==> xenon: inputs <==
Design PCPU, start of the top module:
module PCPU(
	input clock,
	input enable,
	input reset,
	input start,
	input [15:0] d_datain,
	input [15:0] i_datain,
	input [3:0] select_y,
	output wire [7:0] d_addr,
	output wire [15:0] d_dataout,
	output wire d_we,
	output wire [7:0] i_addr,
	output reg [15:0] y
);
make LEC_CHECK=0 ABC_AREA=1 CAP_MARGIN=20 CELL_PAD_IN_SITES_DETAIL_PLACEMENT=2 CELL_PAD_IN_SITES_GLOBAL_PLACEMENT=2 CORE_ASPECT_RATIO=1.75 CORE_MARGIN=2 CORE_UTILIZATION=59 GPL_ROUTABILITY_DRIVEN=0 GPL_TIMING_DRIVEN=0 SETUP_SLACK_MARGIN=0.82 SLEW_MARGIN=10 TNS_END_PERCENT=35 finish   # period 3.22 ns
run.sh (not shown) runs the stock make flow with config.mk's settings and CLKGATE_MAP_FILE=.
==> amber: changes against xenon <==
==> flow/config.mk (replaced) <==
export PLATFORM = sky130hd
export DESIGN_NAME = PCPU
export DESIGN_NICKNAME = PCPU
export VERILOG_FILES = /design/flow/design.v
export SDC_FILE = /design/flow/constraint.sdc
export NUM_CORES = 4
export LEC_CHECK = 0
export CAP_MARGIN = 20
export CORE_MARGIN = 2
export CORE_UTILIZATION = 40
export SETUP_SLACK_MARGIN = 0.16
export SLEW_MARGIN = 20
==> flow/constraint.sdc (replaced) <==
create_clock -name core_clock -period 5.23 [get_ports {clock}]
set_input_delay 1.0460 -clock core_clock [delete_from_list [all_inputs] [get_ports {clock}]]
set_output_delay 1.0460 -clock core_clock [all_outputs]
set_load 0.01 [all_outputs]
==> qor summary <==
item                                                                     amber                 xenon
Top cell type's share of synthesized area                                0.269                 0.274
Yosys cell count                                                         3,175                 3,950
Pre-placement core utilization                                           0.406                 0.596
Area of the mapped netlist                                          25,700 µm²            25,300 µm²
Total die size                                                      66,400 µm²            44,600 µm²
Core footprint                                                      63,300 µm²            42,400 µm²
Yosys chip area                                                     25,700 µm²            25,300 µm²
Multiplexer share of the synthesized area                                0.139                     0
Num rows                                                                    92                   100
Run status                                            timing/DRC/antenna clean        did not finish
Stage where the flow stopped                                                 -  3_1_place_gp_skip_io
Count of distinct cell types in the synthesized netlist                    101                    67
Gate count after technology mapping                                      3,175                 3,950
Post-synthesis xor/xnor area fraction                                   0.0259                0.0238
Sequential fraction of the synthesis area                                0.269                 0.274
Syn Area/Cell                                                         8.10 µm²              6.40 µm²
Net count after synthesis                                                3,270                 4,045
AND/OR/NAND/NOR Cells, Area Fraction                                     0.185                 0.300
Share of synthesized cell area in and-or and or-and compound cells       0.294                 0.266
X dimension of the die                                                  258 µm                160 µm
Area share of fa/ha/maj cells after synthesis                           0.0273                0.0278
Die height                                                              258 µm                278 µm

==> job 6211 <==
PCPU again, from the RTL that the note above started with.
export LEC_CHECK = 0
export ABC_AREA = 0
export CAP_MARGIN = 20
export CELL_PAD_IN_SITES_DETAIL_PLACEMENT = 0
export CORE_ASPECT_RATIO = 0.76
export CORE_MARGIN = 2
export CORE_UTILIZATION = 23
export GPL_TIMING_DRIVEN = 0
export MAX_ROUTING_LAYER = met4
export PLACE_DENSITY_LB_ADDON = 0.18
export SLEW_MARGIN = 40
export TNS_END_PERCENT = 95
create_clock -name core_clock -period 5.84 [get_ports {clock}]
==> job 8268 (differences from job 6211) <==
==> flow/config.mk (replaced) <==
export PLATFORM = sky130hd
export DESIGN_NAME = PCPU
export DESIGN_NICKNAME = PCPU
export VERILOG_FILES = /design/flow/design.v
export SDC_FILE = /design/flow/constraint.sdc
export NUM_CORES = 4
export LEC_CHECK = 0
export CAP_MARGIN = 20
export CORE_MARGIN = 2
export CORE_UTILIZATION = 66
export SLEW_MARGIN = 20
==> flow/constraint.sdc (replaced) <==
create_clock -name core_clock -period 4.44 [get_ports {clock}]
set_input_delay 0.8880 -clock core_clock [delete_from_list [all_inputs] [get_ports {clock}]]
set_output_delay 0.8880 -clock core_clock [all_outputs]
set_load 0.01 [all_outputs]
==> results <==
Between job 8268 and job 6211, the lower combinational power is in job 6211 (gap 19%, measured against job 6211). Non-clock buffer count: job 8268 is lower than job 6211 (121). Job 8268 produced a layout that fails on setup timing. Job 6211 produced a layout that fails on setup timing. Against job 8268, the final area of job 6211 is higher by about 4.7%. Utilization: job 6211 is lower than job 8268 (47 points). Against job 6211, the global-route usage of job 8268 is higher by 27 points.
==> figures <==
Status: job 6211 failed layout checks; job 8268 failed layout checks
Layout check failures: job 6211 setup timing; job 8268 setup timing
Destination of the worst register-to-register timing path: job 6211 reg_A[13]; job 8268 smdr[1]
OpenROAD warning count: job 6211 59; job 8268 64
Power after layout: job 6211 23.7 mW; job 8268 28.8 mW
Register-to-Register Setup Slack: job 6211 0.03 ns; job 8268 -0.13 ns
Cell count after placement: job 6211 4732; job 8268 3672
Global-route track usage on met2: job 6211 0.398; job 8268 0.820
Setup CP Type: job 6211 in -> out; job 8268 reg -> reg
WL met2: job 6211 67400 µm; job 8268 48200 µm
Number of global-route vias before repair: job 6211 27600; job 8268 28400
Startpoint kind of the worst setup timing path: job 6211 input pin; job 8268 flop
Fraction of the core area covered by cells at the end of the flow: job 6211 0.272; job 8268 0.745
No activity file was given, so power comes from the tool's default toggle rates.
